==> 08-06 <==
==> flow/design.v <==
module slave_apb ( 
                   output reg [ 8-1 : 0 ]   prdata, 			 
                   output reg                         pready, 			 
                   output reg                         pslverr,			 
		   input                	      penable,                   
                   input                	      pwrite, 			 
                   input 	         	      psel,  			 
                   input                              pclk,   			 
                   input                	      presetn, 			 
                   input      [ 8-1 : 0 ]   paddr,  			 
                   input      [ 8-1 : 0 ]   pwdata 			 
                   );
  parameter         IDLE    = 2'd0;              				 
  parameter         SETUP   = 2'd1;
  parameter         ENABLE  = 2'd2;
  reg   [ 2-1 : 0 ]   pre_state;   					 
  reg   [ 2-1 : 0 ]   nxt_state;
  reg   [ 8-1 : 0 ]    mem [ 0 : 200 ]; 		 
  reg   [ 8-1 : 0 ]    prdata_c;
  reg pready_c;
  reg pslverr_c;
  reg mem_we_c;
  always @ ( posedge pclk or negedge presetn )
  	begin 
    	     if ( ! presetn )
      			pre_state <= IDLE;
    	     else 
      			pre_state <= nxt_state;
  	end 
  always @ ( * ) 
  	begin
    		prdata_c   = 8'd0;
    		pslverr_c  = 1'b0;
    		pready_c   = 1'b0;
    		mem_we_c   = 1'b0;
    	 	nxt_state  = IDLE;     
		case ( pre_state )
			IDLE   : begin  
          				if ( psel == 1 ) 
            					nxt_state = SETUP;
	        			else
          				     begin
            					nxt_state = IDLE;
  	        				prdata_c = 8'd0;
          				     end
        			end  
      		      SETUP  : begin  
          				nxt_state  = ENABLE;
        			end  
		     ENABLE : begin  
				    pready_c = psel;
						if ( psel == 1 )   
              						nxt_state    = SETUP;
            					else
              						nxt_state    = IDLE; 
		      		    if(paddr <= 200)
          				begin
            					pslverr_c      = 1'b0;
	         				 if(!pwrite)      
              						prdata_c     = mem [ paddr ];
            					else 
	            					mem_we_c     = psel;
          			        end  
				else
				        pslverr_c     = psel;
        		     end  
                  default : nxt_state = IDLE;
    endcase
  end  
  always @ ( posedge pclk )
  	if ( mem_we_c )
  		mem [ paddr ] <= pwdata;
  always @ ( posedge pclk or negedge presetn)
 	 begin
    		if ( ! presetn)
    			begin
      				prdata    <= 8'b0;
      				pready    <= 1'b0;
      				pslverr   <= 1'b0;
    			end  
    	     else
    		begin
      			pready  <= pready_c;
      		   if ( ( pre_state == ENABLE ) )
      			begin
        			prdata  <= prdata_c;
        			pslverr <= pslverr_c;
      			end
    		end
  	end
endmodule
==> flow/run.sh <==
#!/bin/bash
# the make line also repeats each setting of config.mk as NAME=value (left out here)
make -C /OpenROAD-flow-scripts/flow DESIGN_CONFIG=/design/flow/config.mk WORK_HOME=/design/flow/orfs CLKGATE_MAP_FILE= finish
==> flow/config.mk <==
export PLATFORM = sky130hd
export DESIGN_NAME = slave_apb
export DESIGN_NICKNAME = slave_apb
export VERILOG_FILES = /design/flow/design.v
export SDC_FILE = /design/flow/constraint.sdc
export NUM_CORES = 4
export LEC_CHECK = 0
export CAP_MARGIN = 35
export CELL_PAD_IN_SITES_DETAIL_PLACEMENT = 2
export CORE_MARGIN = 4
export CORE_UTILIZATION = 40
export GPL_ROUTABILITY_DRIVEN = 0
export GPL_TIMING_DRIVEN = 0
export MAX_ROUTING_LAYER = met4
export MIN_ROUTING_LAYER = met2
export PLACE_DENSITY_LB_ADDON = 0.01
export SETUP_SLACK_MARGIN = -0.17
export SLEW_MARGIN = 20
export TNS_END_PERCENT = 10
==> flow/constraint.sdc <==
create_clock -name core_clock -period 3.65 [get_ports {pclk}]
set_input_delay 0.7300 -clock core_clock [delete_from_list [all_inputs] [get_ports {pclk}]]
set_output_delay 0.7300 -clock core_clock [all_outputs]
set_load 0.01 [all_outputs]
==> 10-15: changes against 08-06 <==
==> flow/config.mk (replaced) <==
export PLATFORM = sky130hd
export DESIGN_NAME = slave_apb
export DESIGN_NICKNAME = slave_apb
export VERILOG_FILES = /design/flow/design.v
export SDC_FILE = /design/flow/constraint.sdc
export NUM_CORES = 4
export LEC_CHECK = 0
export CAP_MARGIN = 20
export CORE_MARGIN = 2
export CORE_UTILIZATION = 72
export CTS_CLUSTER_SIZE = 13
export PLACE_DENSITY_LB_ADDON = 0.02
export SETUP_SLACK_MARGIN = 0.87
export SLEW_MARGIN = 20
==> flow/constraint.sdc (replaced) <==
create_clock -name core_clock -period 3.03 [get_ports {pclk}]
set_input_delay 0.6060 -clock core_clock [delete_from_list [all_inputs] [get_ports {pclk}]]
set_output_delay 0.6060 -clock core_clock [all_outputs]
set_load 0.01 [all_outputs]
==> 05-19: changes against 08-06 <==
==> flow/config.mk (replaced) <==
export PLATFORM = sky130hd
export DESIGN_NAME = slave_apb
export DESIGN_NICKNAME = slave_apb
export VERILOG_FILES = /design/flow/design.v
export SDC_FILE = /design/flow/constraint.sdc
export NUM_CORES = 4
export LEC_CHECK = 0
export ABC_AREA = 1
export CAP_MARGIN = 30
export CELL_PAD_IN_SITES_DETAIL_PLACEMENT = 0
export CORE_MARGIN = 9
export CORE_UTILIZATION = 49
export CTS_CLUSTER_DIAMETER = 280
export CTS_CLUSTER_SIZE = 29
export GPL_TIMING_DRIVEN = 0
export HOLD_SLACK_MARGIN = 0.12
export MAX_ROUTING_LAYER = met4
export PLACE_DENSITY = 0.6
export SLEW_MARGIN = 15
==> flow/constraint.sdc (replaced) <==
create_clock -name core_clock -period 10.0 [get_ports {pclk}]
set_input_delay 2.0000 -clock core_clock [delete_from_list [all_inputs] [get_ports {pclk}]]
set_output_delay 2.0000 -clock core_clock [all_outputs]
set_load 0.01 [all_outputs]
==> 06-16: changes against 08-06 <==
==> flow/config.mk (replaced) <==
export PLATFORM = sky130hd
export DESIGN_NAME = slave_apb
export DESIGN_NICKNAME = slave_apb
export VERILOG_FILES = /design/flow/design.v
export SDC_FILE = /design/flow/constraint.sdc
export NUM_CORES = 4
export LEC_CHECK = 0
export CAP_MARGIN = 20
export CORE_MARGIN = 2
export CORE_UTILIZATION = 58
export SLEW_MARGIN = 20
==> flow/constraint.sdc (replaced) <==
create_clock -name core_clock -period 5.02 [get_ports {pclk}]
set_input_delay 1.0040 -clock core_clock [delete_from_list [all_inputs] [get_ports {pclk}]]
set_output_delay 1.0040 -clock core_clock [all_outputs]
set_load 0.01 [all_outputs]
==> flow_metrics.py <==
# Synthesis and PnR figures
metrics = {
    "run_status": {
        "run_status": "no timing/DRC/antenna violations",
    },
    "clock_network": {
        "ctsResizeCount": 72,
        "post-cts-setup-buffers": 6,
    },
    "sta": {
        "layout_min_cycle_time_ps": 2400,
        "rsz0062_at_grt": "yes",
    },
    "floorplan": {
        "rows": 108,
        "initial_core_util_pct": 73.0,
    },
    "power": {
        "power.density_nw_per_um2": 616,
    },
}
That was 10-15.
==> flow_metrics.py <==
# Synthesis and PnR figures
metrics = {
    "floorplan": {
        "rows": 135,
        "initial_core_util_pct": 49.5,
    },
    "sta": {
        "rsz0062_at_grt": "no",
    },
    "power": {
        "power.density_nw_per_um2": 160,
    },
    "run_status": {
        "run_status": "no timing/DRC/antenna violations",
    },
    "clock_network": {
        "post-cts-setup-buffers": 0,
    },
}
That was 05-19.
==> flow_metrics.py <==
# Synthesis and PnR figures
metrics = {
    "power": {
        "power.density_nw_per_um2": 390,
    },
    "clock_network": {
        "ctsResizeCount": 0,
    },
    "sta": {
        "layout_min_cycle_time_ps": 3660,
    },
    "floorplan": {
        "initial_core_util_pct": 58.4,
        "rows": 121,
    },
    "run_status": {
        "run_status": "no timing/DRC/antenna violations",
    },
}
That was 06-16.
==> flow_metrics.py <==
# Synthesis and PnR figures
metrics = {
    "run_status": {
        "run_status": "finished with violations",
        "violations": "negative setup slack",
    },
    "floorplan": {
        "rows": 145,
    },
    "clock_network": {
        "ctsResizeCount": 169,
        "post-cts-setup-buffers": 5,
    },
    "sta": {
        "rsz0062_at_grt": "yes",
        "finalSetupViolCount": 1177,
        "setup_ws_ps": -491,
        "layout_min_cycle_time_ps": 4140,
    },
    "power": {
        "power.density_nw_per_um2": 552,
    },
}
That was 08-06.

* * *

==> 03-24: inputs <==
RTL: the design.v shown in full above, as it stands there.
Settings: LEC_CHECK=0, CAP_MARGIN=20, CORE_MARGIN=2, CORE_UTILIZATION=72, CTS_CLUSTER_SIZE=14, PLACE_DENSITY=0.6, SETUP_SLACK_MARGIN=0.95, SLEW_MARGIN=20; clock period 3.22 ns.
run.sh (not shown) runs the stock make flow with config.mk's settings and CLKGATE_MAP_FILE=.
==> 06-19: changes against 03-24 <==
Settings changed: CORE_UTILIZATION 72 to 45, CTS_CLUSTER_SIZE 14 to not set, SETUP_SLACK_MARGIN 0.95 to not set.
==> flow/constraint.sdc (replaced) <==
create_clock -name core_clock -period 3.11 [get_ports {pclk}]
set_input_delay 0.6220 -clock core_clock [delete_from_list [all_inputs] [get_ports {pclk}]]
set_output_delay 0.6220 -clock core_clock [all_outputs]
set_load 0.01 [all_outputs]
==> 03-18: changes against 03-24 <==
Settings changed: ABC_AREA set to 1, CTS_CLUSTER_DIAMETER set to 91, CTS_CLUSTER_SIZE 14 to 25, PLACE_DENSITY 0.6 to not set, PLACE_DENSITY_LB_ADDON set to 0.26, SETUP_SLACK_MARGIN 0.95 to 0.28.
==> flow/constraint.sdc (replaced) <==
create_clock -name core_clock -period 3.14 [get_ports {pclk}]
set_input_delay 0.6280 -clock core_clock [delete_from_list [all_inputs] [get_ports {pclk}]]
set_output_delay 0.6280 -clock core_clock [all_outputs]
set_load 0.01 [all_outputs]
==> comparison <==
- Of 03-18 and 06-19, 03-18 has the higher combinational power (gap 12%, measured against 06-19).
- Of 03-24 and 03-18, 03-18 has the higher area after synthesis (gap 5.3%, measured against 03-18).
- Against 03-18, the utilization of 03-24 is higher by 5.2 points.
- In clock skew, 06-19 and 03-24 hardly differ.
- Non-clock buffer count, highest first: 06-19, 03-18, 03-24.
- The lowest final area belongs to 03-18, the highest to 06-19.
- In 03-24 the sequential power is smaller than in 03-18, by about 3%.
- Cell count: 06-19 is higher than 03-24 (21%).
- Of 03-18 and 06-19, 03-18 has the higher synthesized cell count (gap about 100%, measured against 06-19).
- Via count: 06-19 < 03-24 < 03-18.

* * *

==> willow: inputs <==
Starts from the design.v that is shown in full above.
make LEC_CHECK=0 CAP_MARGIN=20 CELL_PAD_IN_SITES_DETAIL_PLACEMENT=0 CORE_MARGIN=2 CORE_UTILIZATION=72 CTS_CLUSTER_DIAMETER=213 CTS_CLUSTER_SIZE=15 HOLD_SLACK_MARGIN=-0.07 PLACE_DENSITY=0.63 SETUP_SLACK_MARGIN=0.78 SLEW_MARGIN=25 TNS_END_PERCENT=40 finish   # period 3.03 ns
==> zinc: changes against willow <==
Settings changed: ABC_AREA set to 1, CTS_CLUSTER_SIZE 15 to 14, HOLD_SLACK_MARGIN -0.07 to 0.27, PLACE_DENSITY 0.63 to not set, PLACE_DENSITY_LB_ADDON set to 0.12, SETUP_SLACK_MARGIN 0.78 to 0.87, TNS_END_PERCENT 40 to 85.
==> ember: changes against willow <==
Settings changed: CELL_PAD_IN_SITES_DETAIL_PLACEMENT 0 to not set, CTS_CLUSTER_DIAMETER 213 to 41, HOLD_SLACK_MARGIN -0.07 to not set, PLACE_DENSITY 0.63 to 0.38, SETUP_SLACK_MARGIN 0.78 to 0.87, SLEW_MARGIN 25 to 20, TNS_END_PERCENT 40 to not set.
==> violet: changes against willow <==
Settings changed: ABC_AREA set to 0, CAP_MARGIN 20 to 0, CTS_CLUSTER_SIZE 15 to 14, HOLD_SLACK_MARGIN -0.07 to 0.27, PLACE_DENSITY 0.63 to not set, PLACE_DENSITY_LB_ADDON set to 0.12, SETUP_SLACK_MARGIN 0.78 to 0.87, TNS_END_PERCENT 40 to 85.
==> results <==
Of willow and zinc, zinc has the higher area after synthesis (gap 5.3%, measured against zinc).
Combinational power: violet is larger than ember (about 2%).
The lowest register-to-register slack belongs to willow, the highest to zinc.
Clock power: zinc is lower than violet (about 3%).
Final cell count, lowest first: violet, willow, ember, zinc.
The lowest routed wire length belongs to willow, the highest to zinc.
Utilization: ember > violet > willow > zinc.

* * *

==> run P <==
RTL: the design.v shown in full above, as it stands there.
make LEC_CHECK=0 CAP_MARGIN=20 CORE_MARGIN=2 CORE_UTILIZATION=72 CTS_CLUSTER_DIAMETER=41 CTS_CLUSTER_SIZE=15 PLACE_DENSITY=0.38 SETUP_SLACK_MARGIN=0.78 SLEW_MARGIN=20 finish   # period 3.03 ns
==> inputs of run X, as changes to run P <==
==> flow/config.mk (replaced) <==
export PLATFORM = sky130hd
export DESIGN_NAME = slave_apb
export DESIGN_NICKNAME = slave_apb
export VERILOG_FILES = /design/flow/design.v
export SDC_FILE = /design/flow/constraint.sdc
export NUM_CORES = 4
export LEC_CHECK = 0
export CAP_MARGIN = 20
export CELL_PAD_IN_SITES_DETAIL_PLACEMENT = 0
export CORE_MARGIN = 2
export CORE_UTILIZATION = 72
export CTS_CLUSTER_DIAMETER = 213
export CTS_CLUSTER_SIZE = 14
export PLACE_DENSITY_LB_ADDON = 0.04
export SETUP_SLACK_MARGIN = 0.87
export SLEW_MARGIN = 25
export TNS_END_PERCENT = 85
==> inputs of run K, as changes to run P <==
--- a/flow/config.mk
+++ b/flow/config.mk
@@ -8,8 +8,5 @@
 export CAP_MARGIN = 20
 export CORE_MARGIN = 2
-export CORE_UTILIZATION = 72
-export CTS_CLUSTER_DIAMETER = 41
-export CTS_CLUSTER_SIZE = 15
-export PLACE_DENSITY = 0.38
-export SETUP_SLACK_MARGIN = 0.78
+export CORE_UTILIZATION = 37
+export PLACE_DENSITY = 0.6
 export SLEW_MARGIN = 20
==> flow/constraint.sdc (replaced) <==
create_clock -name core_clock -period 5.46 [get_ports {pclk}]
set_input_delay 1.0920 -clock core_clock [delete_from_list [all_inputs] [get_ports {pclk}]]
set_output_delay 1.0920 -clock core_clock [all_outputs]
set_load 0.01 [all_outputs]
==> inputs of run F, as changes to run P <==
==> flow/config.mk (replaced) <==
export PLATFORM = sky130hd
export DESIGN_NAME = slave_apb
export DESIGN_NICKNAME = slave_apb
export VERILOG_FILES = /design/flow/design.v
export SDC_FILE = /design/flow/constraint.sdc
export NUM_CORES = 4
export LEC_CHECK = 0
export ABC_AREA = 1
export CAP_MARGIN = 0
export CORE_MARGIN = 2
export CORE_UTILIZATION = 72
export CTS_CLUSTER_DIAMETER = 312
export CTS_CLUSTER_SIZE = 13
export HOLD_SLACK_MARGIN = 0.3
export PLACE_DENSITY_LB_ADDON = 0.13
export SETUP_SLACK_MARGIN = 0.87
export SLEW_MARGIN = 20
==> deck_impl_summary.md <==
Physical Implementation Snapshot

Die
  – Floorplan utilization: between 70 and 80%

Setup path
  – R2R Path Start: mem[63][3]$_DFFE_PP_

Hold path
  – Hold Crit Depth: 1

Cells and area
  – Inverters: 3
  – Post-route design area: 0.0741 mm²

Timing
  – Fin crit share: 75.7%
  – Final Critical Period: 2.29 ns

Run status
  – Status: complete, no violations
(the above is from run P)
==> deck_impl_summary.md <==
Physical Implementation Snapshot

Run status
  – Status: complete, no violations

Timing
  – Fin crit share: between 70 and 80%
  – Final Critical Period: 2.34 ns

Setup path
  – R2R Path Start: mem[135][0]$_DFFE_PP_

Cells and area
  – Inverters: 3

Hold path
  – Hold Crit Depth: 1
(the above is from run X)
==> deck_impl_summary.md <==
Physical Implementation Snapshot

Cells and area
  – Inverters: 3
  – Post-route design area: 0.0724 mm²

Timing
  – Final Critical Period: 3.64 ns
  – Fin crit share: 66.7%

Run status
  – Status: complete, no violations

Hold path
  – Hold Crit Depth: 0

CTS
  – Setup Fix Bufs, Post-CTS: 0
(the above is from run K)
==> deck_impl_summary.md <==
Physical Implementation Snapshot

Cells and area
  – Post-route design area: about 0.077 mm²

Die
  – Floorplan utilization: 73.0%

Setup path
  – R2R Path Start: pre_state[1]$_DFF_PN0_

Timing
  – Fin crit share: about 72%

Run status
  – Status: complete, no violations
(the above is from run F)

* * *

==> job 9480 <==
Starts from the design.v that is shown in full above.
Settings: LEC_CHECK=0, CAP_MARGIN=20, CELL_PAD_IN_SITES_DETAIL_PLACEMENT=0, CORE_MARGIN=2, CORE_UTILIZATION=68, CTS_CLUSTER_DIAMETER=213, HOLD_SLACK_MARGIN=-0.07, PLACE_DENSITY=0.63, SETUP_SLACK_MARGIN=0.38, SLEW_MARGIN=25, TNS_END_PERCENT=40; clock period 3.03 ns.
==> job 6533: changes against job 9480 <==
ABC_AREA = 1   (was not set)
CELL_PAD_IN_SITES_DETAIL_PLACEMENT = not set   (was 0)
CORE_ASPECT_RATIO = 1.43   (was not set)
CORE_UTILIZATION = 72   (was 68)
CTS_CLUSTER_DIAMETER = 326   (was 213)
CTS_CLUSTER_SIZE = 10   (was not set)
HOLD_SLACK_MARGIN = not set   (was -0.07)
PLACE_DENSITY = 0.35   (was 0.63)
SETUP_SLACK_MARGIN = 0.91   (was 0.38)
SLEW_MARGIN = 40   (was 25)
TNS_END_PERCENT = not set   (was 40)
==> job 8550: changes against job 9480 <==
CELL_PAD_IN_SITES_DETAIL_PLACEMENT = not set   (was 0)
CORE_UTILIZATION = 45   (was 68)
CTS_CLUSTER_DIAMETER = not set   (was 213)
HOLD_SLACK_MARGIN = not set   (was -0.07)
PLACE_DENSITY = 0.6   (was 0.63)
SETUP_SLACK_MARGIN = not set   (was 0.38)
SLEW_MARGIN = 20   (was 25)
TNS_END_PERCENT = not set   (was 40)
==> flow/constraint.sdc (replaced) <==
create_clock -name core_clock -period 10.0 [get_ports {pclk}]
set_input_delay 2.0000 -clock core_clock [delete_from_list [all_inputs] [get_ports {pclk}]]
set_output_delay 2.0000 -clock core_clock [all_outputs]
set_load 0.01 [all_outputs]
==> comparison table <==
| metric | job 6533 | job 9480 | job 8550 |
|---|---|---|---|
| Outcome | complete, no violations | complete, no violations | complete, no violations |
| HPWL reported at the end of detailed placement | 108000 um | 97100 um | 88800 um |
| Clock latency reported for the late side of the worst-skew pair | 0.80 ns | 0.75 ns | 0.78 ns |
| Final setup skew | 0.0220 ns | 0.0214 ns | 0.0317 ns |
| Slowest stage cell, crit path | sky130_fd_sc_hd__buf_4 | sky130_fd_sc_hd__mux4_2 | sky130_fd_sc_hd__nor3b_4 |
| Fill count | 4790 | 4698 | 10999 |
| Slew at the pin with the worst max-slew slack | 0.737 ns | 0.803 ns | 1.15 ns |
| Synthesized-area fraction occupied by ao, oa, aoi and oai cells | 1.04% | 3.16% | 3.16% |
| Area leader share | 72.0% | 76.0% | 76.0% |
| Reg2Reg Setup Slack | 0.94 ns | 0.53 ns | 5.76 ns |
| Yosys stat area | 0.0671 mm2 | 0.0635 mm2 | 0.0635 mm2 |
| Crit Reg-Reg Startpoint | mem[65][7] | mem[55][2] | pre_state[1] |
| Unique cell type count in the Yosys netlist | 25 | 59 | 59 |
| Worst Hold Slack | 0.114 ns | 0.239 ns | 0.352 ns |
| Clock transition time at the flip-flop clock pins of the worst setup and hold paths | 0.05 ns | 0.06 ns | 0.06 ns |
| Relative area change from synthesis to final layout | 16.0% | 16.1% | 11.2% |
| Worst Hold End | pre_state[0] | mem[144][7] | pre_state[1] |
| Cell count after synthesis | 6339 | 3110 | 3110 |
| Cells resized by post-CTS repair | 112 | 0 | 0 |
No activity file was given, so power comes from the tool's default toggle rates.
